File: design/flow/config.mk
export PLATFORM = sky130hd
export DESIGN_NAME = amber_mul
export DESIGN_NICKNAME = amber_mul
export VERILOG_FILES = /design/flow/design.v
export SDC_FILE = /design/flow/constraint.sdc
export NUM_CORES = 4
export LEC_CHECK = 0
export CAP_MARGIN = 20
export CORE_MARGIN = 2
export CORE_UTILIZATION = 70
export CTS_CLUSTER_SIZE = 27
export PLACE_DENSITY = 0.6
export SETUP_SLACK_MARGIN = -0.19
export SLEW_MARGIN = 20
File: design/flow/constraint.sdc
create_clock -name core_clock -period 2.54 [get_ports {i_clk}]
set_input_delay 0.5080 -clock core_clock [delete_from_list [all_inputs] [get_ports {i_clk}]]
set_output_delay 0.5080 -clock core_clock [all_outputs]
set_load 0.01 [all_outputs]
File: design/flow/design.v
module a23_multiply (
input                       i_clk,
input                       i_rst,           
input                       i_fetch_stall,
input       [31:0]          i_a_in,          
input       [31:0]          i_b_in,          
input       [1:0]           i_function,
input                       i_execute,
output      [31:0]          o_out,
output      [1:0]           o_flags,         
output reg                  o_done           
);
wire        enable;
wire        accumulate;
wire [33:0] multiplier;
wire [33:0] multiplier_bar;
wire [33:0] sum;
wire [33:0] sum34_b;
reg  [5:0]  count;
reg  [5:0]  count_nxt;
reg  [67:0] product;
reg  [67:0] product_nxt;
reg  [1:0]  flags_nxt;
wire [32:0] sum_acc1;            
assign enable         = i_function[0];
assign accumulate     = i_function[1];
assign multiplier     =  { 2'd0, i_a_in} ;
assign multiplier_bar = ~{ 2'd0, i_a_in} + 34'd1 ;
assign sum34_b        =  product[1:0] == 2'b01 ? multiplier     :
                         product[1:0] == 2'b10 ? multiplier_bar :
                                                 34'd0          ;
    assign sum =  product[67:34] + sum34_b;
    assign sum_acc1 = {1'd0, product[32:1]} + {1'd0, i_a_in};
always @*
    begin
    count_nxt           = count;
    product_nxt         = product;
    flags_nxt   = { product[32], product[32:1] == 32'd0 }; 
    if ( count == 6'd0 )
        product_nxt = {33'd0, 1'd0, i_b_in, 1'd0 } ;
    else if ( count <= 6'd33 )
        product_nxt = { sum[33], sum, product[33:1]} ;
    else if ( count == 6'd34 && accumulate )
        begin
        product_nxt         = { product[64:33], sum_acc1[31:0], 1'd0};  
        end
    if (count == 6'd0)   
        count_nxt   = enable ? 6'd1 : 6'd0;
    else if ((count == 6'd34 && !accumulate) ||   
             (count == 6'd35 &&  accumulate)  )   
        count_nxt   = 6'd0;
    else
        count_nxt   = count + 1'd1;
    end
always @ ( posedge i_clk )
    if ( i_rst )
        begin
        count           <= 6'd0;
        o_done          <= 1'd0;
        end
    else if ( !i_fetch_stall )
        begin
        count           <= i_execute ? count_nxt          : count;           
        product         <= i_execute ? product_nxt        : product;        
        o_done          <= i_execute ? count == 6'd31     : o_done;          
        end
assign o_out   = product[32:1]; 
assign o_flags = flags_nxt;
endmodule
module amber_mul (
input                       i_clk,
input                       i_rst,           
input                       i_start,
input                       i_accumulate,    
input       [31:0]          i_a,             
input       [31:0]          i_b,             
input       [31:0]          i_c,             
output                      o_ready,
output                      o_done,
output      [31:0]          o_result,
output      [1:0]           o_flags          
);
reg         busy;
reg         acc_q;
reg  [31:0] a_q;
reg  [31:0] c_q;
reg         done_d1;
reg         done_d2;
reg         done_d3;
wire        mult_done;
wire        take;
wire [31:0] mult_a;
wire [1:0]  mult_function;
assign take          = i_start && !busy;
assign o_ready       = !busy;
assign mult_a        = done_d2 ? c_q : a_q;
assign mult_function = busy ? { acc_q, 1'd0 } : { i_accumulate, take };
always @ ( posedge i_clk )
    if ( take )
        begin
        acc_q <= i_accumulate;
        a_q   <= i_a;
        c_q   <= i_c;
        end
always @ ( posedge i_clk )
    if ( i_rst )
        begin
        busy    <= 1'd0;
        done_d1 <= 1'd0;
        done_d2 <= 1'd0;
        done_d3 <= 1'd0;
        end
    else
        begin
        busy    <= take ? 1'd1 : ( o_done ? 1'd0 : busy );
        done_d1 <= mult_done;
        done_d2 <= done_d1;
        done_d3 <= done_d2 && acc_q;
        end
assign o_done = busy && ( acc_q ? done_d3 : done_d2 );
a23_multiply u_multiply (
    .i_clk          ( i_clk          ),
    .i_rst          ( i_rst          ),
    .i_fetch_stall  ( 1'd0           ),
    .i_a_in         ( mult_a         ),
    .i_b_in         ( i_b            ),
    .i_function     ( mult_function  ),
    .i_execute      ( 1'd1           ),
    .o_out          ( o_result       ),
    .o_flags        ( o_flags        ),
    .o_done         ( mult_done      )
);
endmodule
File: design/flow/run.sh
#!/bin/bash
# the make line also repeats each setting of config.mk as NAME=value (left out here)
make -C /OpenROAD-flow-scripts/flow DESIGN_CONFIG=/design/flow/config.mk WORK_HOME=/design/flow/orfs CLKGATE_MAP_FILE= finish
==> results.yml, run 1 <==
# physical design summary
synthesis:
  synthDistinctLibCells: 74
  top_area_cell: "edfxtp_1"
  top_logic_kind: "AND-OR/OR-AND gates"
  synth_xor_xnor_area_share_pct: 6.61
  synth_top_area_share_pct: 38.8
  synth.most_common_cell: "edfxtp_1"
  yosys-stat-area_um2: 10200
  syn_inst: 1020
  ys_sh_aoi_pct: 19.5
  avgSynthCellArea_um2: 10.0
  edf_count: 132
  numSynthFlops: 143
  common_cells: "edfxtp_1, nor2_1, ha_1, o21ai_0, a21oi_1"
  synthArstFlopShare_pct: 0
  synth.area.mux_share_pct: 4.19
  yosys_cells: 1020
  fa_ha_area_share_pct: 8.85
  synthTopCellsByArea: "edfxtp_1, ha_1, xnor2_1"
  ys.flop_type: "edfxtp_1"
  synthesis.area_um2: 10200
  ys_sh_simple_pct: 14.1
  synth_seq_share_pct: 41.0
  synth_nets: 1191
  yosys_warnings: 2
die:
  core_area_um2: 14400
  die_x_um: 125
  initCoreUtil_pct: 71.0
  die_h_um: 125
  dieArea_um2: 15600
  core.rowCount: 44
  ioPinCount: 136
run_status:
  haltStage: "3_5_place_dp"
  first-error: "[ERROR DPL-0033] detailed placement checks failed during check placement."
  status: "stopped before the end"
placement:
  portBuffers: 135
  gp_congestion: 0.987
==> inputs of run 2 (changes only) <==
CORE_UTILIZATION = 71   (was 70)
CTS_CLUSTER_SIZE = 40   (was 27)
PLACE_DENSITY = 0.81   (was 0.6)
SETUP_SLACK_MARGIN = 0.93   (was -0.19)
clock period = 3.13 ns   (was 2.54 ns; I/O delays follow)
==> run 2 against run 1 <==
Against the previous run:
- the run again fails in 3_5_place_dp
- synthesized cell count stayed put
- die size is 1.4% lower
- synthesized area stayed put
==> results.yml, run 2 <==
# physical design summary
placement:
  gp_congestion: 1.02
  portBuffers: 135
synthesis:
  ys_sh_aoi_pct: 19.5
  edf_count: 132
  common_cells: "edfxtp_1, nor2_1, ha_1, o21ai_0, a21oi_1"
  ys.flop_type: "edfxtp_1"
  synthTopCellsByArea: "edfxtp_1, ha_1, xnor2_1"
  ys_sh_simple_pct: 14.1
  yosys-stat-area_um2: 10200
  synth_xor_xnor_area_share_pct: 6.61
  numSynthFlops: 143
  yosys_warnings: 2
  synth.area.mux_share_pct: 4.19
  synth.most_common_cell: "edfxtp_1"
  top_logic_kind: "AND-OR/OR-AND gates"
  top_area_cell: "edfxtp_1"
  fa_ha_area_share_pct: 8.85
  avgSynthCellArea_um2: 10.0
  synthesis.area_um2: 10200
  synth_seq_share_pct: 41.0
  synthDistinctLibCells: 74
  synth_top_area_share_pct: 38.8
  synth_nets: 1191
  syn_inst: 1020
  synthArstFlopShare_pct: 0
  yosys_cells: 1020
die:
  die_x_um: 124
  core_area_um2: 13900
  ioPinCount: 136
  core.rowCount: 43
  dieArea_um2: 15300
  initCoreUtil_pct: 73.2
  die_h_um: 124
run_status:
  first-error: "[ERROR DPL-0033] detailed placement checks failed during check placement."
  haltStage: "3_5_place_dp"
  status: "stopped before the end"
run 2: per-stage QoR:
step | TNS (ps) | worst slack (ps)
2_1_floorplan | -29870 | -1910
3_3_place_gp | -26650 | -1210
==> inputs of run 3 (changes only) <==
CELL_PAD_IN_SITES_DETAIL_PLACEMENT = 2   (was not set)
CELL_PAD_IN_SITES_GLOBAL_PLACEMENT = 3   (was not set)
CORE_MARGIN = 3   (was 2)
CORE_UTILIZATION = 40   (was 71)
CTS_CLUSTER_SIZE = not set   (was 40)
GPL_TIMING_DRIVEN = 0   (was not set)
MAX_ROUTING_LAYER = met4   (was not set)
PLACE_DENSITY = not set   (was 0.81)
PLACE_DENSITY_LB_ADDON = 0.03   (was not set)
SETUP_SLACK_MARGIN = 0.35   (was 0.93)
TNS_END_PERCENT = 15   (was not set)
clock period = 2.68 ns   (was 3.13 ns; I/O delays follow)
==> run 3 against run 2 <==
Against the previous run:
- the run fails in 5_1_grt
- die size increased by 79%
- synthesized cell count is the same
- synthesized area did not move
==> results.yml, run 3 <==
# physical design summary
synthesis:
  synth_nets: 1191
  avgSynthCellArea_um2: 10.0
  synthesis.area_um2: 10200
  numSynthFlops: 143
  fa_ha_area_share_pct: 8.85
  synth.most_common_cell: "edfxtp_1"
  synth_seq_share_pct: 41.0
  top_area_cell: "edfxtp_1"
  synthTopCellsByArea: "edfxtp_1, ha_1, xnor2_1"
  ys_sh_aoi_pct: 19.5
  syn_inst: 1020
  edf_count: 132
  yosys-stat-area_um2: 10200
  ys.flop_type: "edfxtp_1"
  top_logic_kind: "AND-OR/OR-AND gates"
  yosys_warnings: 2
  common_cells: "edfxtp_1, nor2_1, ha_1, o21ai_0, a21oi_1"
  synth.area.mux_share_pct: 4.19
  synthArstFlopShare_pct: 0
  synth_top_area_share_pct: 38.8
  synthDistinctLibCells: 74
  ys_sh_simple_pct: 14.1
  yosys_cells: 1020
  synth_xor_xnor_area_share_pct: 6.61
run_status:
  status: "stopped before the end"
  haltStage: "5_1_grt"
cts:
  cts_max_path_buffers: 2
  cts_num_sinks: 143
  clockRootBuffer: "clkbuf_16"
  htree_levels: 4
  cts_buffers: 17
die:
  core.rowCount: 57
  ioPinCount: 136
  initCoreUtil_pct: 41.3
  core_area_um2: 24700
  dieArea_um2: 27500
  die_x_um: 166
  die_h_um: 166
placement:
  portBuffers: 135
  gp_congestion: 0.836
  numPlacedInstances: 1484
  dp_hpwl_um: 29400
[run 3: timing repair]
action                     CTS
pin swaps                   52
cloned                       0
hold buffers                 0
setup buffers               56
hold endpoints to repair     0
setup endpoints to repair  136
resized                    132
[run 3: through the flow]
stage          hold WS, ps  area [µm²]  setup TNS [ps]  utilization [%]  setup slack [ps]
4_1_cts                460       14000         -110550             56.7             -2440
3_5_place_dp           441       12400         -138150             50.1             -3350
3_3_place_gp           431       12200         -462880             49.6             -3200
2_1_floorplan          414       10500         -169220                -             -2380
==> inputs of run 4 (changes only) <==
ABC_AREA = 0   (was not set)
CELL_PAD_IN_SITES_DETAIL_PLACEMENT = 1   (was 2)
CELL_PAD_IN_SITES_GLOBAL_PLACEMENT = not set   (was 3)
CORE_ASPECT_RATIO = 1.29   (was not set)
CORE_MARGIN = 2   (was 3)
CORE_UTILIZATION = 71   (was 40)
CTS_CLUSTER_DIAMETER = 190   (was not set)
GPL_ROUTABILITY_DRIVEN = 0   (was not set)
GPL_TIMING_DRIVEN = not set   (was 0)
MAX_ROUTING_LAYER = not set   (was met4)
MIN_ROUTING_LAYER = met2   (was not set)
PLACE_DENSITY_LB_ADDON = 0.22   (was 0.03)
SETUP_SLACK_MARGIN = -0.25   (was 0.35)
TNS_END_PERCENT = not set   (was 15)
clock period = 3.49 ns   (was 2.68 ns; I/O delays follow)
==> run 4 against run 3 <==
Against the previous run:
- the flow stops in 3_5_place_dp
- synthesized area unchanged
- synthesized cell count unchanged
- die size decreased by 44%
==> results.yml, run 4 <==
# physical design summary
run_status:
  first-error: "[ERROR DPL-0033] detailed placement checks failed during check placement."
  status: "stopped before the end"
  haltStage: "3_5_place_dp"
synthesis:
  synthTopCellsByArea: "edfxtp_1, ha_1, xnor2_1"
  edf_count: 132
  synth.area.mux_share_pct: 4.19
  yosys_cells: 1020
  yosys-stat-area_um2: 10200
  numSynthFlops: 143
  top_area_cell: "edfxtp_1"
  ys_sh_simple_pct: 14.1
  top_logic_kind: "AND-OR/OR-AND gates"
  synth_seq_share_pct: 41.0
  syn_inst: 1020
  avgSynthCellArea_um2: 10.0
  synth.most_common_cell: "edfxtp_1"
  synthDistinctLibCells: 74
  ys_sh_aoi_pct: 19.5
  common_cells: "edfxtp_1, nor2_1, ha_1, o21ai_0, a21oi_1"
  synth_nets: 1191
  synth_top_area_share_pct: 38.8
  yosys_warnings: 2
  synthArstFlopShare_pct: 0
  synth_xor_xnor_area_share_pct: 6.61
  fa_ha_area_share_pct: 8.85
  synthesis.area_um2: 10200
  ys.flop_type: "edfxtp_1"
die:
  ioPinCount: 136
  core.rowCount: 49
  die_x_um: 110
  dieArea_um2: 15400
  initCoreUtil_pct: 73.0
  core_area_um2: 14000
  die_h_um: 140
placement:
  portBuffers: 135
-- run 4: stage by stage --
step,cell area (µm²),setup WS (ps)
2_1_floorplan,10300,-1600
3_3_place_gp,13300,-908
==> inputs of run 5 (changes only) <==
ABC_AREA = not set   (was 0)
CELL_PAD_IN_SITES_DETAIL_PLACEMENT = not set   (was 1)
CORE_ASPECT_RATIO = not set   (was 1.29)
CORE_UTILIZATION = 66   (was 71)
CTS_CLUSTER_DIAMETER = not set   (was 190)
GPL_ROUTABILITY_DRIVEN = not set   (was 0)
MIN_ROUTING_LAYER = not set   (was met2)
PLACE_DENSITY_LB_ADDON = not set   (was 0.22)
SETUP_SLACK_MARGIN = not set   (was -0.25)
clock period = 4.25 ns   (was 3.49 ns; I/O delays follow)
==> run 5 against run 4 <==
Against the previous run:
- die size is 7.3% higher
- synthesized cell count unchanged
- synthesized area unchanged
- the layout now fails its checks (setup timing)
==> results.yml, run 5 <==
# flow metrics
run_status:
  status: "failed layout checks"
  so_faults: "setup timing"
power:
  clock_power_mw: 1.64
  ir_drop_mv: 0.423
  combPwrFrac_pct: 34.5
  p_int_mw: 3.57
  power_leader: "registers"
  pg_comb_mw: 1.82
  power.leakage_nw: 5.27
  seq_power_mw: 1.82
  clkPwrFrac_pct: 31.0
  seqPwrFrac_pct: 34.5
  cellPowerDensity_nw_per_um2: 391
  switchingPower_mw: 1.71
  switching_share_pct: 32.4
finish:
  fill_cells: 692
  layoutNonFillerInstCount: 1436
  final_nets: 1406
  final_area_um2: 13500
  area_growth_pct: 32.3
placement:
  dp_hpwl_um: 20900
  postPlaceCellArea_um2: 12300
  pre_cts_slack_ps: -277
  numPlacedInstances: 1389
  portBuffers: 135
  gp_congestion: 0.949
cts:
  cts_max_path_buffers: 2
  cts_tree: "yes"
  clk_latency_ps: 440
  cts_buffers: 17
  cts_num_sinks: 143
  htree_levels: 4
  holdBufCountCts: 0
  path_clk_slew_ps: 60
  clockRootBuffer: "clkbuf_16"
die:
  die_h_um: 128
  dieArea_um2: 16500
  core.rowCount: 45
  initCoreUtil_pct: 67.4
  ioPinCount: 136
  core_area_um2: 15100
  die_x_um: 128
synthesis:
  yosys-stat-area_um2: 10200
  avgSynthCellArea_um2: 10.0
  ys_sh_aoi_pct: 19.5
  synthArstFlopShare_pct: 0
  synth.area.mux_share_pct: 4.19
  edf_count: 132
  syn_inst: 1020
  yosys_warnings: 2
  synthesis.area_um2: 10200
  top_logic_kind: "AND-OR/OR-AND gates"
  yosys_cells: 1020
  ys_sh_simple_pct: 14.1
  synth_seq_share_pct: 41.0
  top_area_cell: "edfxtp_1"
  synth.most_common_cell: "edfxtp_1"
  ys.flop_type: "edfxtp_1"
  synth_nets: 1191
  synthDistinctLibCells: 74
  synth_top_area_share_pct: 38.8
  synth_xor_xnor_area_share_pct: 6.61
  fa_ha_area_share_pct: 8.85
  numSynthFlops: 143
  common_cells: "edfxtp_1, nor2_1, ha_1, o21ai_0, a21oi_1"
  synthTopCellsByArea: "edfxtp_1, ha_1, xnor2_1"
worst_setup_path:
  r2r_start: "done_d2$_SDFF_PP0_"
  cp_slowest_cell: "or4_4"
  crit_path_frequent_cell: "a21o_1"
  critPathArrivalTime_ps: 4930
  crit_chain: "mux2i_4, ha_4, o211ai_4, or4_4, nor2b_4, nand3_4, a2111oi_4, xnor2_1, o22ai_1, ha_2, a21oi_4, o21ai_1, a21o_1, a21o_1, a21oi_2, o31ai_1, a31oi_1, xor2_1, nor2_1"
  cp_top_family: "AND-OR/OR-AND gates"
  worstPathRequired_ps: 4410
  critical_path_buf_inv_count: 0
  cp-endpoint: "u_multiply.product[64]$_SDFFCE_PP0P_"
  crit_fanout: 6
  cp-start-kind: "register"
  worst_path_largest_cell_delay_ps: 610
  path_class: "reg2reg"
  r2r_cells: 19
  rrSetupSlack_ps: -530
  end_kind: "register"
  timing.critical_path.depth: 19
  cp-startpoint: "done_d2$_SDFF_PP0_"
  rr_endpoint: "u_multiply.product[64]$_SDFFCE_PP0P_"
timing:
  setup_viol: 6
  holdWs_ps: 456
  drv_slew: 0
  tightest_slew_ps: 712
  fin_ws_ps: -527
  fin_skew_ps: 10.7
  finalCriticalPeriod_ps: 4780
  finalHoldViolations: 0
  fmax_mhz: 209
  fin_crit_sh_pct: 112
  rsz0062_at_grt: "true"
  slew_headroom_pct: 51.2
drt:
  drt_iter0_markers: 1221
  viasPerCell: 6.85
  dr.pass1.iters: 6
  vias: 9832
  wl_um: 32900
  ant_nets: 0
  route.detailed.drc: 0
  n_antenna_cell: 0
  wl_per_cell_um: 22.9
grt:
  grt_pass1_vias: 8851
  antenna_found_initial: 0
  grt_first_pass_wirelength_um: 45500
  track_usage_pct: 35.7
  grt.overflow.total: 0
  grt_max_degree: 34
hold_path:
  hp-class: "reg2reg"
  hold-path-endpoint: "done_d1$_SDFF_PP0_"
  hp-start: "u_multiply.o_done$_SDFF_PP0_"
  hold_depth: 1
run:
  maxCapViolations: 0
  warning_count: 34
run 5: layout make-up:
| type | instances | area (µm²) | area share (%) |
|---|---|---|---|
| multi-input cells | 763 | 5900 | 43.7 |
| well taps | 188 | 235 | 1.74 |
| repair buffers | 263 | 2370 | 17.6 |
| flip-flops and latches | 143 | 4190 | 31.0 |
| clock inverters | 13 | 194 | 1.44 |
| inverters | 47 | 176 | 1.31 |
| clock buffers | 19 | 433 | 3.21 |
run 5: what timing repair did:
action                                 4_1_cts  5_1_grt
buffers inserted                             5       10
endpoints found under the hold margin        0        0
pin swaps                                   14       29
resized                                     25       60
setup endpoints to repair                    5       18
run 5: metal layers:
layer	vias to the layer above	track usage, %	wire length (µm)
met4	0	12.3	1480
li1	4280	-	-
met1	4644	47.3	12200
met3	168	7.03	3550
met5	-	0	0
met2	740	59.1	15600
run 5: stage by stage:
step                      TNS (ps)  utilization (%)  power (mW)
after floorplan              -4270                -        2.89
after global placement        -456             81.5        3.39
after detailed placement     -1060             81.5        3.43
after CTS                     -477             86.9        5.08
after global routing         -3290             89.2        5.46
final                        -1890             89.2        5.28
==> inputs of run 6 (changes only) <==
CAP_MARGIN = 5   (was 20)
CELL_PAD_IN_SITES_GLOBAL_PLACEMENT = 1   (was not set)
CORE_ASPECT_RATIO = 1.09   (was not set)
CORE_UTILIZATION = 40   (was 66)
CTS_CLUSTER_DIAMETER = 233   (was not set)
GPL_ROUTABILITY_DRIVEN = 0   (was not set)
MAX_ROUTING_LAYER = met4   (was not set)
clock period = 5.0 ns   (was 4.25 ns; I/O delays follow)
==> run 6 against run 5 <==
Against the previous run:
- now clean on timing, DRC and antenna
- register-to-register slack better by 790 ps
- design area down 7.2%
- wire length shrank 11%
- critical path type unchanged
- critical endpoint is now u_multiply.product[65]$_SDFFCE_PN0P_
- largest cell class unchanged
- largest power group unchanged
==> results.yml, run 6 <==
# flow metrics
timing:
  fin_crit_sh_pct: 94.8
  fmax_mhz: 211
  finalHoldViolations: 0
  slew_headroom_pct: 43.6
  rsz0062_at_grt: "true"
  fin_skew_ps: 14.5
  holdWs_ps: 465
  setup_viol: 0
  finalCriticalPeriod_ps: 4740
  drv_slew: 0
  tightest_slew_ps: 846
grt:
  grt_max_degree: 66
  track_usage_pct: 22.7
  gr-usage-met1_pct: 31.6
  grt_pass1_vias: 7960
  grt_most_used_layer: "met2"
  use_met2_pct: 34.8
  grt.met3_usage_pct: 3.65
  grt.overflow.total: 0
  grt_first_pass_wirelength_um: 44900
  antenna_found_initial: 0
power:
  power_leader: "registers"
  switching_share_pct: 33.8
  pg_comb_mw: 1.30
  seq_power_mw: 1.54
  switchingPower_mw: 1.40
  clock_power_mw: 1.29
  clkPwrFrac_pct: 31.2
  ir_drop_mv: 0.145
  combPwrFrac_pct: 31.4
  cellPowerDensity_nw_per_um2: 329
  power.leakage_nw: 4.68
  p_int_mw: 2.73
  totalPowerFinal_mw: 4.13
  seqPwrFrac_pct: 37.3
cts:
  cts_num_sinks: 143
  clockRootBuffer: "clkbuf_16"
  cts_tree: "yes"
  holdBufCountCts: 0
  cts_max_path_buffers: 2
  clk_latency_ps: 430
  path_clk_slew_ps: 70
  htree_levels: 4
  cts_buffers: 17
die:
  die_x_um: 157
  dieArea_um2: 26800
  die_h_um: 171
  core_area_um2: 25300
  core.rowCount: 61
  initCoreUtil_pct: 40.4
  ioPinCount: 136
worst_setup_path:
  rrSetupSlack_ps: 260
  path_class: "reg2reg"
  cp-endpoint: "u_multiply.product[65]$_SDFFCE_PN0P_"
  crit_fanout: 9
  cp-startpoint: "done_d2$_SDFF_PP0_"
  worstPathRequired_ps: 5170
  cp_top_family: "AND-OR/OR-AND gates"
  critical_path_buf_inv_count: 2
  end_kind: "register"
  critPathArrivalTime_ps: 4910
  crit_path_frequent_cell: "a21o_1"
  worst_path_largest_cell_delay_ps: 510
  crit_chain: "buf_4, nor4b_1, o22ai_1, or3_1, or4_1, xnor2_1, o22ai_1, ha_1, buf_4, a21o_1, a21o_1, a21o_1, a21oi_1, o211ai_1, a221o_1, nand3_1, o211ai_1, mux2i_1"
  timing.critical_path.depth: 18
  rr_endpoint: "u_multiply.product[65]$_SDFFCE_PN0P_"
  cp-start-kind: "register"
  r2r_cells: 18
  cp_slowest_cell: "or4_1"
  r2r_start: "done_d2$_SDFF_PP0_"
drt:
  drt_iter0_markers: 333
  viasPerCell: 5.49
  n_antenna_cell: 0
  ant_nets: 0
  wl_per_cell_um: 19.5
  vias: 8220
  dr.pass1.iters: 5
  wl_um: 29200
  route.detailed.drc: 0
placement:
  portBuffers: 135
  numPlacedInstances: 1459
  dp_hpwl_um: 21900
synthesis:
  yosys-stat-area_um2: 10200
  synth_xor_xnor_area_share_pct: 6.61
  fa_ha_area_share_pct: 8.85
  synthArstFlopShare_pct: 0
  edf_count: 132
  yosys_warnings: 2
  top_logic_kind: "AND-OR/OR-AND gates"
  syn_inst: 1020
  top_area_cell: "edfxtp_1"
  synthDistinctLibCells: 74
  synth.area.mux_share_pct: 4.19
  avgSynthCellArea_um2: 10.0
  synth_seq_share_pct: 41.0
  synth.most_common_cell: "edfxtp_1"
  ys_sh_simple_pct: 14.1
  yosys_cells: 1020
  common_cells: "edfxtp_1, nor2_1, ha_1, o21ai_0, a21oi_1"
  ys.flop_type: "edfxtp_1"
  synthesis.area_um2: 10200
  synth_nets: 1191
  ys_sh_aoi_pct: 19.5
  synth_top_area_share_pct: 38.8
  numSynthFlops: 143
  synthTopCellsByArea: "edfxtp_1, ha_1, xnor2_1"
hold_path:
  hold-path-endpoint: "done_d1$_SDFF_PP0_"
  hp-class: "reg2reg"
  hold_depth: 1
  hp-start: "u_multiply.o_done$_SDFF_PP0_"
run:
  warning_count: 32
  maxCapViolations: 0
finish:
  final_nets: 1308
  area_growth_pct: 22.8
  layoutNonFillerInstCount: 1496
run_status:
  status: "finished clean"
-- run 6: routing by layer --
| layer | routed length (µm) | share of wire [%] | up-vias |
|---|---|---|---|
| met3 | 1420 | 4.9 | 21 |
| li1 | - | - | 4075 |
| met4 | 280 | 0.96 | 0 |
| met1 | 14200 | 49 | 3933 |
| met5 | 0 | 0 | - |
| met2 | 13300 | 46 | 191 |
-- run 6: layout make-up --
class | count | area (µm²)
fillers | 2431 | 12700
inverters | 47 | 176
repair buffers | 165 | 1610
clock buffers | 17 | 425
clock inverters | 15 | 151
well taps | 346 | 433
multi-input cells | 763 | 5550
flip-flops and latches | 143 | 4190
-- run 6: repair_timing --
action	in CTS	in global routing
setup buffers	0	4
endpoints found under the setup margin	0	5
resized	0	9
-- run 6: per-stage QoR --
step           utilization (%)  setup TNS, ps  area (µm²)  setup WS, ps
3_3_place_gp              46.9              0       11900          99.7
2_1_floorplan                -           -178       10300         -89.1
5_1_grt                   49.6          -12.4       12500         -12.4
6_report                  49.6              0       12500           261
4_1_cts                   49.2              0       12400          41.5
3_5_place_dp              46.9              0       11900          65.7
==> inputs of run 7 (changes only) <==
ABC_AREA = 1   (was not set)
CAP_MARGIN = 20   (was 5)
CELL_PAD_IN_SITES_DETAIL_PLACEMENT = 0   (was not set)
CELL_PAD_IN_SITES_GLOBAL_PLACEMENT = not set   (was 1)
CORE_ASPECT_RATIO = not set   (was 1.09)
CORE_UTILIZATION = 69   (was 40)
CTS_CLUSTER_DIAMETER = 226   (was 233)
CTS_CLUSTER_SIZE = 37   (was not set)
GPL_ROUTABILITY_DRIVEN = not set   (was 0)
GPL_TIMING_DRIVEN = 1   (was not set)
HOLD_SLACK_MARGIN = -0.08   (was not set)
MAX_ROUTING_LAYER = met5   (was met4)
PLACE_DENSITY = 0.78   (was not set)
SETUP_SLACK_MARGIN = 0.85   (was not set)
clock period = 3.05 ns   (was 5.0 ns; I/O delays follow)
==> run 7 against run 6 <==
Against the previous run:
- the run now fails in 4_1_cts
- synthesized cell count grew 47%
- die size shrank 36%
- synthesized area is 8.5% higher
==> results.yml, run 7 <==
# physical design summary
run_status:
  haltStage: "4_1_cts"
  status: "stopped before the end"
  first-error: "[ERROR DPL-0038] Utilization greater than 100%, impossible to legalize"
synthesis:
  numSynthFlops: 143
  synthesis.area_um2: 11100
  fa_ha_area_share_pct: 8.16
  yosys_cells: 1500
  yosys-stat-area_um2: 11100
  ys_sh_aoi_pct: 12.7
  synth_seq_share_pct: 37.8
  common_cells: "nand2_1, nor2_1, inv_1, edfxtp_1, a21oi_1"
  edf_count: 132
  synthTopCellsByArea: "edfxtp_1, nand2_1, ha_1"
  synthArstFlopShare_pct: 0
  synth.area.mux_share_pct: 0.0904
  syn_inst: 1500
  synth_top_area_share_pct: 35.8
  top_logic_kind: "simple AND/OR/NAND/NOR gates"
  avgSynthCellArea_um2: 7.38
  synth_xor_xnor_area_share_pct: 1.90
  top_area_cell: "edfxtp_1"
  yosys_warnings: 2
  synth_nets: 1671
  ys.flop_type: "edfxtp_1"
  synthDistinctLibCells: 51
  ys_sh_simple_pct: 30.0
  synth.most_common_cell: "nand2_1"
die:
  dieArea_um2: 17100
  ioPinCount: 136
  core.rowCount: 46
  die_h_um: 131
  initCoreUtil_pct: 70.2
  die_x_um: 131
  core_area_um2: 15800
placement:
  dp_hpwl_um: 28800
  pre_cts_slack_ps: -528
  gp_congestion: 1.07
  postPlaceCellArea_um2: 13900
  portBuffers: 135
[run 7: metrics by stage]
step	cells	hold slack (ps)
floorplan	1500	381
global placement	1944	393
detailed placement	1944	426
==> inputs of run 8 (changes only) <==
ABC_AREA = not set   (was 1)
CELL_PAD_IN_SITES_DETAIL_PLACEMENT = not set   (was 0)
CORE_UTILIZATION = 72   (was 69)
CTS_CLUSTER_DIAMETER = 397   (was 226)
CTS_CLUSTER_SIZE = not set   (was 37)
GPL_TIMING_DRIVEN = not set   (was 1)
HOLD_SLACK_MARGIN = not set   (was -0.08)
MAX_ROUTING_LAYER = not set   (was met5)
PLACE_DENSITY = 0.6   (was 0.78)
SETUP_SLACK_MARGIN = not set   (was 0.85)
clock period = 1.41 ns   (was 3.05 ns; I/O delays follow)
==> run 8 against run 7 <==
Against the previous run:
- the run fails in 3_5_place_dp
- synthesized cell count down 32%
- synthesized area down 7.8%
- die size down 11%
==> results.yml, run 8 <==
# physical design summary
synthesis:
  synth_xor_xnor_area_share_pct: 6.61
  numSynthFlops: 143
  yosys_warnings: 2
  synth.most_common_cell: "edfxtp_1"
  synth_nets: 1191
  avgSynthCellArea_um2: 10.0
  ys.flop_type: "edfxtp_1"
  top_logic_kind: "AND-OR/OR-AND gates"
  synth_seq_share_pct: 41.0
  edf_count: 132
  synthesis.area_um2: 10200
  synthDistinctLibCells: 74
  common_cells: "edfxtp_1, nor2_1, ha_1, o21ai_0, a21oi_1"
  ys_sh_aoi_pct: 19.5
  fa_ha_area_share_pct: 8.85
  ys_sh_simple_pct: 14.1
  top_area_cell: "edfxtp_1"
  synth.area.mux_share_pct: 4.19
  yosys_cells: 1020
  yosys-stat-area_um2: 10200
  synthArstFlopShare_pct: 0
  syn_inst: 1020
  synthTopCellsByArea: "edfxtp_1, ha_1, xnor2_1"
  synth_top_area_share_pct: 38.8
die:
  ioPinCount: 136
  die_x_um: 123
  initCoreUtil_pct: 73.5
  die_h_um: 123
  core_area_um2: 13900
  dieArea_um2: 15100
  core.rowCount: 43
run_status:
  haltStage: "3_5_place_dp"
  status: "stopped before the end"
  first-error: "[ERROR DPL-0038] Utilization greater than 100%, impossible to legalize"
placement:
  portBuffers: 135
  gp_congestion: 0.987
-- run 8: stage by stage --
stage	cells	hold slack, ps	TNS (ps)
2_1_floorplan	1020	381	-203880
3_3_place_gp	1603	429	-175470
==> inputs of run 9 (changes only) <==
ABC_AREA = 1   (was not set)
CELL_PAD_IN_SITES_DETAIL_PLACEMENT = 0   (was not set)
CORE_UTILIZATION = 69   (was 72)
CTS_CLUSTER_DIAMETER = 226   (was 397)
CTS_CLUSTER_SIZE = 37   (was not set)
GPL_TIMING_DRIVEN = 1   (was not set)
HOLD_SLACK_MARGIN = 0.21   (was not set)
MAX_ROUTING_LAYER = met5   (was not set)
PLACE_DENSITY = 0.35   (was 0.6)
SETUP_SLACK_MARGIN = -0.2   (was not set)
clock period = 2.76 ns   (was 1.41 ns; I/O delays follow)
==> run 9 against run 8 <==
Against the previous run:
- the flow stops in 4_1_cts
- synthesized cell count is 47% higher
- die size is 13% higher
- synthesized area is 8.5% higher
==> results.yml, run 9 <==
# physical design summary
synthesis:
  fa_ha_area_share_pct: 8.16
  synth_nets: 1671
  yosys_warnings: 2
  common_cells: "nand2_1, nor2_1, inv_1, edfxtp_1, a21oi_1"
  edf_count: 132
  top_area_cell: "edfxtp_1"
  synth_top_area_share_pct: 35.8
  yosys_cells: 1500
  yosys-stat-area_um2: 11100
  synth.most_common_cell: "nand2_1"
  synthArstFlopShare_pct: 0
  ys_sh_aoi_pct: 12.7
  ys_sh_simple_pct: 30.0
  numSynthFlops: 143
  synthTopCellsByArea: "edfxtp_1, nand2_1, ha_1"
  synthesis.area_um2: 11100
  ys.flop_type: "edfxtp_1"
  synth_xor_xnor_area_share_pct: 1.90
  avgSynthCellArea_um2: 7.38
  synth.area.mux_share_pct: 0.0904
  synth_seq_share_pct: 37.8
  synthDistinctLibCells: 51
  syn_inst: 1500
  top_logic_kind: "simple AND/OR/NAND/NOR gates"
die:
  dieArea_um2: 17100
  ioPinCount: 136
  die_x_um: 131
  core_area_um2: 15800
  initCoreUtil_pct: 70.2
  die_h_um: 131
  core.rowCount: 46
run_status:
  haltStage: "4_1_cts"
  first-error: "[ERROR DPL-0033] detailed placement checks failed during check placement."
  status: "stopped before the end"
placement:
  portBuffers: 135
  pre_cts_slack_ps: -866
  dp_hpwl_um: 31000
  numPlacedInstances: 2014
  gp_congestion: 1.02
-- run 9: metrics by stage --
stage / TNS [ps] / utilization (%) / area [µm²]
after floorplan: -11580 / - / 11200
after global placement: -13720 / 89.9 / 14200
after detailed placement: -24770 / 89.9 / 14200
==> inputs of run 10 (changes only) <==
CELL_PAD_IN_SITES_DETAIL_PLACEMENT = not set   (was 0)
CORE_UTILIZATION = 72   (was 69)
CTS_CLUSTER_DIAMETER = not set   (was 226)
CTS_CLUSTER_SIZE = not set   (was 37)
GPL_TIMING_DRIVEN = not set   (was 1)
HOLD_SLACK_MARGIN = not set   (was 0.21)
MAX_ROUTING_LAYER = not set   (was met5)
PLACE_DENSITY = not set   (was 0.35)
PLACE_DENSITY_LB_ADDON = 0.02   (was not set)
SETUP_SLACK_MARGIN = 0.8   (was -0.2)
clock period = 2.72 ns   (was 2.76 ns; I/O delays follow)
==> run 10 against run 9 <==
Against the previous run:
- the flow again stops in 4_1_cts
- die size shrank 4.0%
- synthesized cell count is the same
- synthesized area is the same
==> results.yml, run 10 <==
# physical design summary
synthesis:
  numSynthFlops: 143
  synthDistinctLibCells: 51
  yosys-stat-area_um2: 11100
  synth_seq_share_pct: 37.8
  edf_count: 132
  synth.most_common_cell: "nand2_1"
  ys_sh_aoi_pct: 12.7
  common_cells: "nand2_1, nor2_1, inv_1, edfxtp_1, a21oi_1"
  synth_top_area_share_pct: 35.8
  yosys_cells: 1500
  ys.flop_type: "edfxtp_1"
  synth_nets: 1671
  synth_xor_xnor_area_share_pct: 1.90
  ys_sh_simple_pct: 30.0
  synth.area.mux_share_pct: 0.0904
  avgSynthCellArea_um2: 7.38
  yosys_warnings: 2
  top_logic_kind: "simple AND/OR/NAND/NOR gates"
  synthArstFlopShare_pct: 0
  syn_inst: 1500
  fa_ha_area_share_pct: 8.16
  synthTopCellsByArea: "edfxtp_1, nand2_1, ha_1"
  top_area_cell: "edfxtp_1"
  synthesis.area_um2: 11100
die:
  ioPinCount: 136
  core.rowCount: 45
  die_x_um: 128
  core_area_um2: 15100
  initCoreUtil_pct: 73.3
  die_h_um: 128
  dieArea_um2: 16400
placement:
  dp_hpwl_um: 35100
  postPlaceCellArea_um2: 14300
  gp_congestion: 1.04
  portBuffers: 135
run_status:
  first-error: "[ERROR DPL-0038] Utilization greater than 100%, impossible to legalize"
  status: "stopped before the end"
  haltStage: "4_1_cts"
==> run 10: stage by stage <==
stage                     TNS, ps  hold WS, ps  power [mW]  worst slack (ps)  instances
after floorplan             -6700          381        4.99              -427       1500
after global placement     -13720          405        6.21              -704       1959
after detailed placement   -25210          421        6.58              -933       1959
==> inputs of run 11 (changes only) <==
CELL_PAD_IN_SITES_DETAIL_PLACEMENT = 0   (was not set)
CTS_CLUSTER_DIAMETER = 226   (was not set)
CTS_CLUSTER_SIZE = 37   (was not set)
GPL_TIMING_DRIVEN = 1   (was not set)
HOLD_SLACK_MARGIN = 0.21   (was not set)
MAX_ROUTING_LAYER = met5   (was not set)
PLACE_DENSITY = 0.35   (was not set)
PLACE_DENSITY_LB_ADDON = not set   (was 0.02)
SETUP_SLACK_MARGIN = -0.2   (was 0.8)
clock period = 2.8 ns   (was 2.72 ns; I/O delays follow)
==> run 11 against run 10 <==
Against the previous run:
- the flow again stops in 4_1_cts
- synthesized area unchanged
- synthesized cell count is the same
- die size unchanged
==> results.yml, run 11 <==
# physical design summary
synthesis:
  synth_xor_xnor_area_share_pct: 1.90
  yosys_cells: 1500
  ys_sh_simple_pct: 30.0
  synth.area.mux_share_pct: 0.0904
  synth_seq_share_pct: 37.8
  fa_ha_area_share_pct: 8.16
  synth_nets: 1671
  synth.most_common_cell: "nand2_1"
  synth_top_area_share_pct: 35.8
  yosys-stat-area_um2: 11100
  numSynthFlops: 143
  yosys_warnings: 2
  synthArstFlopShare_pct: 0
  syn_inst: 1500
  synthesis.area_um2: 11100
  ys_sh_aoi_pct: 12.7
  ys.flop_type: "edfxtp_1"
  avgSynthCellArea_um2: 7.38
  top_area_cell: "edfxtp_1"
  top_logic_kind: "simple AND/OR/NAND/NOR gates"
  synthDistinctLibCells: 51
  edf_count: 132
  common_cells: "nand2_1, nor2_1, inv_1, edfxtp_1, a21oi_1"
  synthTopCellsByArea: "edfxtp_1, nand2_1, ha_1"
die:
  die_h_um: 128
  core_area_um2: 15100
  dieArea_um2: 16400
  core.rowCount: 45
  die_x_um: 128
  initCoreUtil_pct: 73.3
  ioPinCount: 136
placement:
  dp_hpwl_um: 33100
  portBuffers: 135
  pre_cts_slack_ps: -887
  gp_congestion: 1.05
  postPlaceCellArea_um2: 14100
run_status:
  first-error: "[ERROR DPL-0038] Utilization greater than 100%, impossible to legalize"
  status: "stopped before the end"
  haltStage: "4_1_cts"
[run 11: metrics by stage]
| stage | TNS (ps) | std cells | total power, mW |
|---|---|---|---|
| after floorplan | -9430 | 1500 | 4.71 |
| after detailed placement | -23080 | 1986 | 6.23 |
| after global placement | -10200 | 1986 | 5.96 |
==> inputs of run 12 (changes only) <==
ABC_AREA = not set   (was 1)
CELL_PAD_IN_SITES_DETAIL_PLACEMENT = not set   (was 0)
CORE_UTILIZATION = 61   (was 72)
CTS_CLUSTER_DIAMETER = not set   (was 226)
CTS_CLUSTER_SIZE = 96   (was 37)
GPL_TIMING_DRIVEN = not set   (was 1)
HOLD_SLACK_MARGIN = not set   (was 0.21)
MAX_ROUTING_LAYER = not set   (was met5)
PLACE_DENSITY = 0.6   (was 0.35)
SETUP_SLACK_MARGIN = not set   (was -0.2)
clock period = 3.78 ns   (was 2.8 ns; I/O delays follow)
==> run 12 against run 11 <==
Against the previous run:
- now fails the layout checks on setup timing
- synthesized cell count shrank 32%
- synthesized area decreased by 7.8%
- die size is 8.5% higher
==> results.yml, run 12 <==
# flow metrics
drt:
  vias: 9955
  viasPerCell: 6.40
  n_antenna_cell: 0
  dr.pass1.iters: 7
  route.detailed.drc: 0
  wl_per_cell_um: 21.3
  wl_um: 33200
  drt_iter0_markers: 1180
  ant_nets: 0
hold_path:
  hp-start: "u_multiply.o_done$_SDFF_PP0_"
  hp-class: "reg2reg"
  hold-path-endpoint: "done_d1$_SDFF_PP0_"
  hold_depth: 1
run:
  maxCapViolations: 0
  warning_count: 34
synthesis:
  top_logic_kind: "AND-OR/OR-AND gates"
  ys_sh_aoi_pct: 19.5
  synth_top_area_share_pct: 38.8
  synth.most_common_cell: "edfxtp_1"
  synth_seq_share_pct: 41.0
  avgSynthCellArea_um2: 10.0
  synthTopCellsByArea: "edfxtp_1, ha_1, xnor2_1"
  yosys-stat-area_um2: 10200
  synth.area.mux_share_pct: 4.19
  yosys_warnings: 2
  common_cells: "edfxtp_1, nor2_1, ha_1, o21ai_0, a21oi_1"
  syn_inst: 1020
  edf_count: 132
  synth_nets: 1191
  synthDistinctLibCells: 74
  synthesis.area_um2: 10200
  synth_xor_xnor_area_share_pct: 6.61
  synthArstFlopShare_pct: 0
  yosys_cells: 1020
  ys_sh_simple_pct: 14.1
  ys.flop_type: "edfxtp_1"
  numSynthFlops: 143
  top_area_cell: "edfxtp_1"
  fa_ha_area_share_pct: 8.85
power:
  cellPowerDensity_nw_per_um2: 421
  seqPwrFrac_pct: 33.8
  p_int_mw: 4.10
  combPwrFrac_pct: 37.6
  pg_comb_mw: 2.28
  clkPwrFrac_pct: 28.6
  clock_power_mw: 1.74
  power_leader: "combinational cells"
  switchingPower_mw: 1.97
  power.leakage_nw: 5.75
  totalPowerFinal_mw: 6.07
  seq_power_mw: 2.05
  switching_share_pct: 32.5
  ir_drop_mv: 0.395
worst_setup_path:
  cp_slowest_cell: "or4_4"
  path_class: "reg2reg"
  cp-start-kind: "register"
  cp-startpoint: "done_d2$_SDFF_PP0_"
  critical_path_buf_inv_count: 3
  rrSetupSlack_ps: -830
  r2r_cells: 19
  end_kind: "register"
  worstPathRequired_ps: 3960
  cp_top_family: "simple AND/OR/NAND/NOR gates"
  rr_endpoint: "u_multiply.product[61]$_SDFFCE_PP0P_"
  cp-endpoint: "u_multiply.product[61]$_SDFFCE_PP0P_"
  r2r_start: "done_d2$_SDFF_PP0_"
  crit_fanout: 6
  critPathArrivalTime_ps: 4790
  crit_chain: "buf_12, mux2i_4, ha_4, o211ai_2, or4_4, nor2b_4, nand3_4, a2111oi_4, xnor2_1, o22ai_2, ha_4, nor2b_2, o21ai_1, nand2b_1, buf_4, buf_6, a2111oi_4, or4_1, nand2_1"
  timing.critical_path.depth: 19
  worst_path_largest_cell_delay_ps: 600
timing:
  finalCriticalPeriod_ps: 4610
  slew_headroom_pct: 40.4
  tns_ps: -7710
  fmax_mhz: 217
  fin_crit_sh_pct: 122
  finalHoldViolations: 0
  setup_viol: 22
  drv_slew: 0
  tightest_slew_ps: 894
  fin_ws_ps: -833
  fin_skew_ps: 7.82
  rsz0062_at_grt: "true"
placement:
  postPlaceCellArea_um2: 12900
  dp_hpwl_um: 21400
  numPlacedInstances: 1497
  portBuffers: 135
  gp_congestion: 0.985
run_status:
  so_faults: "setup timing"
  status: "failed layout checks"
die:
  die_h_um: 133
  ioPinCount: 136
  core_area_um2: 16500
  dieArea_um2: 17800
  core.rowCount: 47
  die_x_um: 133
  initCoreUtil_pct: 62.0
grt:
  use_met2_pct: 56.6
  grt_pass1_vias: 9327
  antenna_found_initial: 0
  grt_max_degree: 67
  grt_most_used_layer: "met2"
  grt_first_pass_wirelength_um: 48300
  gr-usage-met1_pct: 46.3
  track_usage_pct: 34.7
  grt.overflow.total: 0
  grt.met3_usage_pct: 7.08
cts:
  clk_latency_ps: 440
  htree_levels: 4
  cts_num_sinks: 143
  clockRootBuffer: "clkbuf_16"
  cts_max_path_buffers: 2
  holdBufCountCts: 0
  cts_buffers: 17
  cts_tree: "yes"
  path_clk_slew_ps: 60
finish:
  fill_cells: 786
  fin_util_pct: 87.6
  final_area_um2: 14400
  area_growth_pct: 41.3
  layoutNonFillerInstCount: 1555
  final_nets: 1493
-- run 12: cell type report --
class	count	area, µm²	share of cell area (%)
well taps	220	275	1.91
repair buffers	350	3050	21.1
clock buffers	26	584	4.05
flip-flops and latches	143	4190	29.0
inverters	47	176	1.22
multi-input cells	763	6110	42.4
clock inverters	6	37.5	0.260
-- run 12: per-layer routing --
layer	vias up	part of all wire, %
li1	4440	-
met4	0	3.5
met1	4732	39
met5	-	0
met2	662	48
met3	121	9.9
-- run 12: metrics by stage --
stage                     worst slack, ps  hold slack, ps
after floorplan                     -1310             414
final                                -833             464
after global placement               -644             443
after CTS                            -589             456
after global routing                 -943             485
after detailed placement             -747             430
-- run 12: timing repair --
| action | in CTS | in global routing |
|---|---|---|
| setup buffers | 12 | 17 |
| endpoints found under the hold margin | 0 | 0 |
| pin swaps | 41 | 52 |
| setup endpoints to repair | 32 | 34 |
| gates resized | 77 | 60 |
==> inputs of run 13 (changes only) <==
ABC_AREA = 1   (was not set)
CAP_MARGIN = 10   (was 20)
CELL_PAD_IN_SITES_DETAIL_PLACEMENT = 2   (was not set)
CORE_ASPECT_RATIO = 1.49   (was not set)
CORE_UTILIZATION = 21   (was 61)
CTS_CLUSTER_SIZE = not set   (was 96)
GPL_ROUTABILITY_DRIVEN = 0   (was not set)
MAX_ROUTING_LAYER = met4   (was not set)
MIN_ROUTING_LAYER = met1   (was not set)
PLACE_DENSITY = not set   (was 0.6)
PLACE_DENSITY_LB_ADDON = 0.11   (was not set)
SETUP_SLACK_MARGIN = -0.01   (was not set)
TNS_END_PERCENT = 85   (was not set)
clock period = 3.14 ns   (was 3.78 ns; I/O delays follow)
==> run 13 against run 12 <==
Against the previous run:
- the layout still fails its checks (setup timing)
- synthesized cell count grew 47%
- sequential cell count unchanged
- critical path depth up 3
- first-iteration DRC count decreased by 66%
- clock power rose by 28%
- combinational power is 78% higher
- setup slack gained 410 ps
- critical endpoint is now u_multiply.product[60]$_SDFFCE_PP0P_
==> results.yml, run 13 <==
# flow metrics
power:
  combPwrFrac_pct: 46.2
  switchingPower_mw: 3.55
  clkPwrFrac_pct: 25.4
  switching_share_pct: 40.4
  seq_power_mw: 2.50
  seqPwrFrac_pct: 28.4
  pg_comb_mw: 4.06
  clock_power_mw: 2.23
  cellPowerDensity_nw_per_um2: 509
  ir_drop_mv: 0.410
  power_leader: "combinational cells"
  power.leakage_nw: 7.14
  p_int_mw: 5.23
timing:
  fin_ws_ps: -428
  fmax_mhz: 280
  finalCriticalPeriod_ps: 3570
  tns_ps: -6560
  holdWs_ps: 436
  drv_slew: 0
  setup_viol: 25
  tightest_slew_ps: 584
  fin_skew_ps: 14.1
  slew_headroom_pct: 60.9
  finalHoldViolations: 0
  rsz0062_at_grt: "true"
  fin_crit_sh_pct: 114
synthesis:
  synth.most_common_cell: "nand2_1"
  ys_sh_simple_pct: 30.0
  synth_nets: 1671
  common_cells: "nand2_1, nor2_1, inv_1, edfxtp_1, a21oi_1"
  yosys-stat-area_um2: 11100
  avgSynthCellArea_um2: 7.38
  top_area_cell: "edfxtp_1"
  synthTopCellsByArea: "edfxtp_1, nand2_1, ha_1"
  ys_sh_aoi_pct: 12.7
  synth_xor_xnor_area_share_pct: 1.90
  yosys_cells: 1500
  synth_seq_share_pct: 37.8
  ys.flop_type: "edfxtp_1"
  synthesis.area_um2: 11100
  synth_top_area_share_pct: 35.8
  numSynthFlops: 143
  yosys_warnings: 2
  synth.area.mux_share_pct: 0.0904
  syn_inst: 1500
  fa_ha_area_share_pct: 8.16
  synthArstFlopShare_pct: 0
  top_logic_kind: "simple AND/OR/NAND/NOR gates"
  edf_count: 132
  synthDistinctLibCells: 51
worst_setup_path:
  cp_slowest_cell: "dfxtp_4"
  worstPathRequired_ps: 3450
  cp-startpoint: "done_d2$_SDFF_PP0_"
  timing.critical_path.depth: 22
  r2r_cells: 22
  path_class: "reg2reg"
  end_kind: "register"
  rrSetupSlack_ps: -430
  r2r_start: "done_d2$_SDFF_PP0_"
  cp-start-kind: "register"
  rr_endpoint: "u_multiply.product[60]$_SDFFCE_PP0P_"
  cp-endpoint: "u_multiply.product[60]$_SDFFCE_PP0P_"
  critical_path_buf_inv_count: 5
  cp_top_family: "simple AND/OR/NAND/NOR gates"
  crit_fanout: 5
  worst_path_largest_cell_delay_ps: 390
  critPathArrivalTime_ps: 3880
  crit_chain: "buf_8, o21ai_4, ha_4, inv_4, nor3_4, nand3_2, inv_2, nand3_4, a21boi_2, nand2_1, nand2_1, nor2_1, buf_4, ha_4, nand2_2, nor2_4, inv_1, nor3_1, nor2_1, nand3_1, nand2_1, nor2_1"
cts:
  path_clk_slew_ps: 80
  holdBufCountCts: 0
  clockRootBuffer: "clkbuf_16"
  cts_tree: "yes"
  htree_levels: 4
  cts_buffers: 17
  cts_max_path_buffers: 2
  cts_num_sinks: 143
  clk_latency_ps: 470
die:
  die_h_um: 284
  core_area_um2: 52100
  ioPinCount: 136
  core.rowCount: 102
  dieArea_um2: 54600
  initCoreUtil_pct: 21.3
  die_x_um: 192
finish:
  flop_area_um2: 4190
  logic_area_um2: 7430
  fill_cells: 5956
  final_area_um2: 17200
  layoutNonFillerInstCount: 2558
  final_nets: 2040
  area_growth_pct: 55.8
placement:
  postPlaceCellArea_um2: 14800
  numPlacedInstances: 2498
  portBuffers: 135
  pre_cts_slack_ps: -707
  dp_hpwl_um: 40900
run_status:
  status: "failed layout checks"
  so_faults: "setup timing"
grt:
  grt_first_pass_wirelength_um: 78300
  antenna_found_initial: 0
  grt.overflow.total: 0
  grt_max_degree: 67
  grt_pass1_vias: 13500
  track_usage_pct: 19.8
drt:
  vias: 12000
  drt_iter0_markers: 401
  wl_per_cell_um: 21.0
  n_antenna_cell: 0
  route.detailed.drc: 0
  wl_um: 53800
  viasPerCell: 4.69
  dr.pass1.iters: 4
  ant_nets: 0
hold_path:
  hold-path-endpoint: "done_d1$_SDFF_PP0_"
  hp-class: "reg2reg"
  hp-start: "u_multiply.o_done$_SDFF_PP0_"
  hold_depth: 2
run:
  warning_count: 32
  maxCapViolations: 0
==> run 13: cell type report <==
| class | count | share of cell area (%) |
|---|---|---|
| Multi-Input combinational cell | 1127 | 43.1 |
| Sequential cell | 143 | 24.3 |
| Timing Repair Buffer | 408 | 20.3 |
| Tap cell | 676 | 4.90 |
| Inverter | 172 | 3.84 |
| Clock buffer | 17 | 2.47 |
| Clock inverter | 15 | 1.11 |
==> run 13: metrics by stage <==
stage          utilization (%)  power [mW]
2_1_floorplan                -        4.16
3_3_place_gp              28.5        5.68
3_5_place_dp              28.5        5.77
4_1_cts                   31.4        8.43
5_1_grt                   33.1        9.27
6_report                  33.1        8.79
==> run 13: per-layer routing <==
| layer | track usage, % | vias to the layer above | share of wire, % |
|---|---|---|---|
| li1 | - | 5735 | - |
| met1 | 19.4 | 5943 | 36 |
| met2 | 38.9 | 198 | 57 |
| met3 | 1.70 | 109 | 1.8 |
| met4 | 8.00 | 0 | 4.8 |
| met5 | - | - | 0 |
==> run 13: timing repair <==
action,CTS,global route
pin swaps,52,43
setup endpoints to repair,36,46
buffers inserted,15,13
cloned,0,0
resized,204,188
==> inputs of run 14 (changes only) <==
ABC_AREA = not set   (was 1)
CAP_MARGIN = 20   (was 10)
CELL_PAD_IN_SITES_DETAIL_PLACEMENT = not set   (was 2)
CORE_ASPECT_RATIO = not set   (was 1.49)
CORE_UTILIZATION = 72   (was 21)
GPL_ROUTABILITY_DRIVEN = not set   (was 0)
MAX_ROUTING_LAYER = not set   (was met4)
MIN_ROUTING_LAYER = not set   (was met1)
PLACE_DENSITY = 0.64   (was not set)
PLACE_DENSITY_LB_ADDON = not set   (was 0.11)
SETUP_SLACK_MARGIN = not set   (was -0.01)
TNS_END_PERCENT = not set   (was 85)
clock period = 3.39 ns   (was 3.14 ns; I/O delays follow)
==> run 14 against run 13 <==
Against the previous run:
- the flow now stops in 3_5_place_dp
- synthesized area is 7.8% lower
- die size shrank 72%
- synthesized cell count decreased by 32%
==> results.yml, run 14 <==
# physical design summary
die:
  core_area_um2: 13900
  core.rowCount: 43
  die_x_um: 123
  dieArea_um2: 15100
  initCoreUtil_pct: 73.5
  die_h_um: 123
  ioPinCount: 136
synthesis:
  synthArstFlopShare_pct: 0
  synth.area.mux_share_pct: 4.19
  top_area_cell: "edfxtp_1"
  ys_sh_aoi_pct: 19.5
  synthesis.area_um2: 10200
  synthDistinctLibCells: 74
  ys_sh_simple_pct: 14.1
  common_cells: "edfxtp_1, nor2_1, ha_1, o21ai_0, a21oi_1"
  fa_ha_area_share_pct: 8.85
  synth_top_area_share_pct: 38.8
  yosys_cells: 1020
  numSynthFlops: 143
  edf_count: 132
  yosys-stat-area_um2: 10200
  ys.flop_type: "edfxtp_1"
  syn_inst: 1020
  synth_seq_share_pct: 41.0
  synthTopCellsByArea: "edfxtp_1, ha_1, xnor2_1"
  synth.most_common_cell: "edfxtp_1"
  top_logic_kind: "AND-OR/OR-AND gates"
  yosys_warnings: 2
  synth_xor_xnor_area_share_pct: 6.61
  synth_nets: 1191
  avgSynthCellArea_um2: 10.0
run_status:
  first-error: "[ERROR DPL-0033] detailed placement checks failed during check placement."
  status: "stopped before the end"
  haltStage: "3_5_place_dp"
placement:
  gp_congestion: 0.974
  portBuffers: 135
## run 14: stage by stage
stage             setup slack (ps)  setup TNS [ps]  hold WS (ps)  power (mW)
global placement              -984          -15340           454        4.58
floorplan                    -1650          -19540           414        3.67
==> inputs of run 15 (changes only) <==
ABC_AREA = 1   (was not set)
PLACE_DENSITY = not set   (was 0.64)
PLACE_DENSITY_LB_ADDON = 0.02   (was not set)
clock period = 3.29 ns   (was 3.39 ns; I/O delays follow)
==> run 15 against run 14 <==
Against the previous run:
- the flow stops in 5_1_grt
- die size rose by 8.2%
- synthesized cell count rose by 47%
- synthesized area rose by 8.5%
==> results.yml, run 15 <==
# physical design summary
synthesis:
  yosys_cells: 1500
  synth_seq_share_pct: 37.8
  synth.area.mux_share_pct: 0.0904
  synth_xor_xnor_area_share_pct: 1.90
  avgSynthCellArea_um2: 7.38
  ys_sh_simple_pct: 30.0
  yosys-stat-area_um2: 11100
  synthTopCellsByArea: "edfxtp_1, nand2_1, ha_1"
  common_cells: "nand2_1, nor2_1, inv_1, edfxtp_1, a21oi_1"
  synthesis.area_um2: 11100
  ys.flop_type: "edfxtp_1"
  ys_sh_aoi_pct: 12.7
  edf_count: 132
  top_logic_kind: "simple AND/OR/NAND/NOR gates"
  yosys_warnings: 2
  top_area_cell: "edfxtp_1"
  synth_top_area_share_pct: 35.8
  numSynthFlops: 143
  synthDistinctLibCells: 51
  synthArstFlopShare_pct: 0
  synth.most_common_cell: "nand2_1"
  syn_inst: 1500
  synth_nets: 1671
  fa_ha_area_share_pct: 8.16
die:
  dieArea_um2: 16400
  core_area_um2: 15100
  die_x_um: 128
  initCoreUtil_pct: 73.3
  ioPinCount: 136
  die_h_um: 128
  core.rowCount: 45
cts:
  cts_num_sinks: 143
  clockRootBuffer: "clkbuf_16"
  htree_levels: 4
  holdBufCountCts: 0
  cts_buffers: 17
  cts_max_path_buffers: 2
run_status:
  status: "stopped before the end"
  haltStage: "5_1_grt"
  first-error: "[ERROR GRT-0116] Global routing finished with congestion. Check the congestion regions in the DRC Viewer."
placement:
  dp_hpwl_um: 28800
  portBuffers: 135
  numPlacedInstances: 1901
  gp_congestion: 1.09
grt:
  track_usage_pct: 83.4
  grt.overflow.total: 152
run 15: timing repair:
| item | 4_1_cts |
|---|---|
| cloned | 0 |
| pin swaps | 56 |
| endpoints found under the setup margin | 38 |
| resized | 155 |
| setup buffers | 13 |
| hold endpoints to repair | 0 |
run 15: metrics by stage:
step           power (mW)  setup slack, ps  cell area (µm²)  setup TNS (ps)  utilization, %
4_1_cts              7.40             -208            14500           -3150            96.3
3_5_place_dp         4.99             -363            13300           -5110            88.4
3_3_place_gp         4.82             -237            13300           -1960            88.4
2_1_floorplan        3.96            0.391            11100               0               -
run 15: layer usage:
metal	GRT overflow	GRT usage, %
met1	3	82.2
met3	2	69.1
met2	87	98.4
met4	60	88.6
met5	0	29.7
==> inputs of run 16 (changes only) <==
CORE_UTILIZATION = 68   (was 72)
CTS_CLUSTER_DIAMETER = 376   (was not set)
CTS_CLUSTER_SIZE = 96   (was not set)
PLACE_DENSITY = 0.35   (was not set)
PLACE_DENSITY_LB_ADDON = not set   (was 0.02)
clock period = 3.11 ns   (was 3.29 ns; I/O delays follow)
==> run 16 against run 15 <==
Against the previous run:
- the run again fails in 5_1_grt
- synthesized area did not move
- die size rose by 5.7%
- synthesized cell count did not move
==> results.yml, run 16 <==
# physical design summary
run_status:
  status: "stopped before the end"
  haltStage: "5_1_grt"
  first-error: "[ERROR GRT-0116] Global routing finished with congestion. Check the congestion regions in the DRC Viewer."
synthesis:
  edf_count: 132
  yosys-stat-area_um2: 11100
  synth.most_common_cell: "nand2_1"
  synthDistinctLibCells: 51
  yosys_cells: 1500
  synth_nets: 1671
  synthTopCellsByArea: "edfxtp_1, nand2_1, ha_1"
  numSynthFlops: 143
  synth_seq_share_pct: 37.8
  synth_top_area_share_pct: 35.8
  top_logic_kind: "simple AND/OR/NAND/NOR gates"
  fa_ha_area_share_pct: 8.16
  synth_xor_xnor_area_share_pct: 1.90
  common_cells: "nand2_1, nor2_1, inv_1, edfxtp_1, a21oi_1"
  ys.flop_type: "edfxtp_1"
  ys_sh_aoi_pct: 12.7
  synthArstFlopShare_pct: 0
  top_area_cell: "edfxtp_1"
  synthesis.area_um2: 11100
  avgSynthCellArea_um2: 7.38
  yosys_warnings: 2
  ys_sh_simple_pct: 30.0
  synth.area.mux_share_pct: 0.0904
  syn_inst: 1500
cts:
  clockRootBuffer: "clkbuf_16"
  cts_num_sinks: 143
  cts_max_path_buffers: 2
  cts_buffers: 17
  holdBufCountCts: 0
  htree_levels: 4
die:
  dieArea_um2: 17300
  core_area_um2: 15900
  core.rowCount: 46
  initCoreUtil_pct: 69.7
  die_x_um: 132
  die_h_um: 132
  ioPinCount: 136
placement:
  dp_hpwl_um: 29100
  pre_cts_slack_ps: -502
  gp_congestion: 1.03
  portBuffers: 135
grt:
  track_usage_pct: 80.3
  grt.overflow.total: 37
run 16: stage by stage:
stage	std cells	area (µm²)	utilization [%]
3_5_place_dp	1963	13700	86.4
4_1_cts	2027	15200	95.5
3_3_place_gp	1963	13700	86.4
2_1_floorplan	1500	11100	-
run 16: per-layer routing:
layer,overflow,GRT usage [%]
met1,0,77.5
met2,20,93.7
met3,1,69.8
met4,16,85.9
met5,0,30.7
run 16: timing repair:
item	CTS
gates cloned	0
setup endpoints to repair	40
resized	172
pin swaps	57
setup buffers	32
==> inputs of run 17 (changes only) <==
TNS_END_PERCENT = 15   (was not set)
clock period = 2.75 ns   (was 3.11 ns; I/O delays follow)
==> run 17 against run 16 <==
Against the previous run:
- the run fails in 4_1_cts
- die size is the same
- synthesized area is the same
- synthesized cell count is the same
==> results.yml, run 17 <==
# physical design summary
run_status:
  status: "stopped before the end"
  haltStage: "4_1_cts"
  first-error: "[ERROR DPL-0033] detailed placement checks failed during check placement."
die:
  initCoreUtil_pct: 69.7
  ioPinCount: 136
  die_x_um: 132
  core.rowCount: 46
  die_h_um: 132
  dieArea_um2: 17300
  core_area_um2: 15900
synthesis:
  yosys-stat-area_um2: 11100
  synthDistinctLibCells: 51
  synth_top_area_share_pct: 35.8
  synth_seq_share_pct: 37.8
  yosys_warnings: 2
  synth_xor_xnor_area_share_pct: 1.90
  edf_count: 132
  top_logic_kind: "simple AND/OR/NAND/NOR gates"
  fa_ha_area_share_pct: 8.16
  synthTopCellsByArea: "edfxtp_1, nand2_1, ha_1"
  syn_inst: 1500
  ys.flop_type: "edfxtp_1"
  synth.most_common_cell: "nand2_1"
  top_area_cell: "edfxtp_1"
  numSynthFlops: 143
  synth.area.mux_share_pct: 0.0904
  yosys_cells: 1500
  ys_sh_aoi_pct: 12.7
  synthArstFlopShare_pct: 0
  synth_nets: 1671
  synthesis.area_um2: 11100
  ys_sh_simple_pct: 30.0
  avgSynthCellArea_um2: 7.38
  common_cells: "nand2_1, nor2_1, inv_1, edfxtp_1, a21oi_1"
placement:
  numPlacedInstances: 2035
  postPlaceCellArea_um2: 14200
  portBuffers: 135
  gp_congestion: 1.01
  dp_hpwl_um: 31000
## run 17: metrics by stage
step | power (mW) | utilization, % | setup TNS (ps) | setup WS, ps
3_3_place_gp | 6.12 | 89.3 | -17120 | -760
2_1_floorplan | 4.74 | - | -14740 | -514
3_5_place_dp | 6.36 | 89.4 | -24810 | -889
==> inputs of run 18 (changes only) <==
ABC_AREA = not set   (was 1)
CORE_UTILIZATION = 70   (was 68)
CTS_CLUSTER_DIAMETER = not set   (was 376)
CTS_CLUSTER_SIZE = 27   (was 96)
PLACE_DENSITY = 0.6   (was 0.35)
SETUP_SLACK_MARGIN = 1.02   (was not set)
TNS_END_PERCENT = not set   (was 15)
clock period = 5.0 ns   (was 2.75 ns; I/O delays follow)
==> run 18 against run 17 <==
Against the previous run:
- now clean on timing, DRC and antenna
- die size shrank 10%
- synthesized area is 7.8% lower
- synthesized cell count decreased by 32%
==> results.yml, run 18 <==
# flow metrics
worst_setup_path:
  r2r_start: "done_d2$_SDFF_PP0_"
  end_kind: "register"
  path_class: "reg2reg"
  rr_endpoint: "u_multiply.product[63]$_SDFFCE_PP0P_"
  rrSetupSlack_ps: 200
  r2r_cells: 17
  timing.critical_path.depth: 17
  worstPathRequired_ps: 5180
  cp-endpoint: "u_multiply.product[63]$_SDFFCE_PP0P_"
  crit_fanout: 16
  cp-startpoint: "done_d2$_SDFF_PP0_"
  cp_slowest_cell: "dfxtp_4"
  critical_path_buf_inv_count: 4
  cp-start-kind: "register"
  crit_chain: "buf_12, buf_8, mux2i_4, inv_2, nor4_4, and3_2, nand2b_1, or3_1, xnor2_1, o22ai_1, ha_4, nand3_1, nor2_2, inv_1, a311oi_4, o21a_1, nor3_1"
  critPathArrivalTime_ps: 4970
finish:
  final_nets: 1337
  area_growth_pct: 29.2
  layoutNonFillerInstCount: 1365
  fill_cells: 540
synthesis:
  synth.area.mux_share_pct: 4.19
  synthTopCellsByArea: "edfxtp_1, ha_1, xnor2_1"
  numSynthFlops: 143
  synthArstFlopShare_pct: 0
  top_area_cell: "edfxtp_1"
  ys.flop_type: "edfxtp_1"
  synth_top_area_share_pct: 38.8
  synth_seq_share_pct: 41.0
  ys_sh_simple_pct: 14.1
  synth_xor_xnor_area_share_pct: 6.61
  yosys_warnings: 2
  yosys_cells: 1020
  top_logic_kind: "AND-OR/OR-AND gates"
  synth_nets: 1191
  synthDistinctLibCells: 74
  common_cells: "edfxtp_1, nor2_1, ha_1, o21ai_0, a21oi_1"
  synthesis.area_um2: 10200
  edf_count: 132
  syn_inst: 1020
  avgSynthCellArea_um2: 10.0
  fa_ha_area_share_pct: 8.85
  synth.most_common_cell: "edfxtp_1"
power:
  power_leader: "combinational cells"
  ir_drop_mv: 0.305
  power.leakage_nw: 4.97
  pg_comb_mw: 1.57
  cellPowerDensity_nw_per_um2: 345
  clock_power_mw: 1.41
  seqPwrFrac_pct: 34.4
  clkPwrFrac_pct: 31.0
  switching_share_pct: 34.7
  combPwrFrac_pct: 34.6
  p_int_mw: 2.97
  switchingPower_mw: 1.58
  seq_power_mw: 1.56
cts:
  cts_buffers: 17
  htree_levels: 4
  clk_latency_ps: 450
  path_clk_slew_ps: 70
  cts_num_sinks: 143
  cts_tree: "yes"
  cts_max_path_buffers: 2
  clockRootBuffer: "clkbuf_16"
placement:
  dp_hpwl_um: 19200
  gp_congestion: 0.923
  numPlacedInstances: 1290
timing:
  slew_headroom_pct: 40.7
  drv_slew: 0
  fin_skew_ps: 14.1
  fin_crit_sh_pct: 95.9
  finalCriticalPeriod_ps: 4800
  fmax_mhz: 208
  tightest_slew_ps: 888
  finalHoldViolations: 0
  tns_ps: 0
  setup_viol: 0
  rsz0062_at_grt: "true"
grt:
  grt_first_pass_wirelength_um: 46200
  grt_pass1_vias: 8704
  track_usage_pct: 37.7
  grt.overflow.total: 0
  grt_max_degree: 67
  antenna_found_initial: 2
drt:
  drt_iter0_markers: 1869
  dr.pass1.iters: 7
  vias: 10100
  wl_um: 35400
  route.detailed.drc: 0
  wl_per_cell_um: 25.9
die:
  die_x_um: 125
  die_h_um: 125
  initCoreUtil_pct: 71.0
  dieArea_um2: 15600
  core_area_um2: 14400
  core.rowCount: 44
hold_path:
  hp-class: "reg2reg"
  hp-start: "u_multiply.o_done$_SDFF_PP0_"
  hold_depth: 1
  hold-path-endpoint: "done_d1$_SDFF_PP0_"
run:
  warning_count: 34
  maxCapViolations: 0
run_status:
  status: "finished clean"
-- run 18: per-layer routing --
| metal | share of wire [%] | wire, µm | vias to the layer above | GRT usage, % |
|---|---|---|---|---|
| met5 | 0 | 0 | - | 0 |
| met4 | 7.2 | 2530 | 0 | 14.3 |
| met3 | 13 | 4670 | 278 | 8.25 |
| met2 | 45 | 15800 | 1029 | 59.3 |
| met1 | 35 | 12400 | 4678 | 51.4 |
| li1 | - | - | 4132 | - |
-- run 18: cell type report --
cell class,count,area [µm²],share of cell area [%]
inverters,47,176,1.34
well taps,184,230,1.75
multi-input cells,763,6120,46.5
flip-flops and latches,143,4190,31.8
clock inverters,15,208,1.58
clock buffers,17,425,3.23
diodes,2,5.00,0.0380
repair buffers,194,1830,13.8
-- run 18: what timing repair did --
action | 4_1_cts | 5_1_grt
buffers inserted | 19 | 22
resized | 66 | 65
hold endpoints to repair | 0 | 0
pin swaps | 19 | 27
endpoints found under the setup margin | 29 | 29
-- run 18: through the flow --
step | area, µm² | utilization, % | total power [mW] | hold WS (ps) | setup WS, ps
after floorplan | 10300 | - | 2.46 | 414 | -87.9
after global placement | 11600 | 80.7 | 2.77 | 441 | 161
after detailed placement | 11600 | 80.7 | 2.80 | 450 | 18.6
after CTS | 12700 | 88.4 | 4.25 | 465 | 641
after global routing | 13200 | 91.7 | 4.65 | 481 | 202
final | 13200 | 91.7 | 4.54 | 471 | 203
Power is estimated from default activity; no workload was simulated.
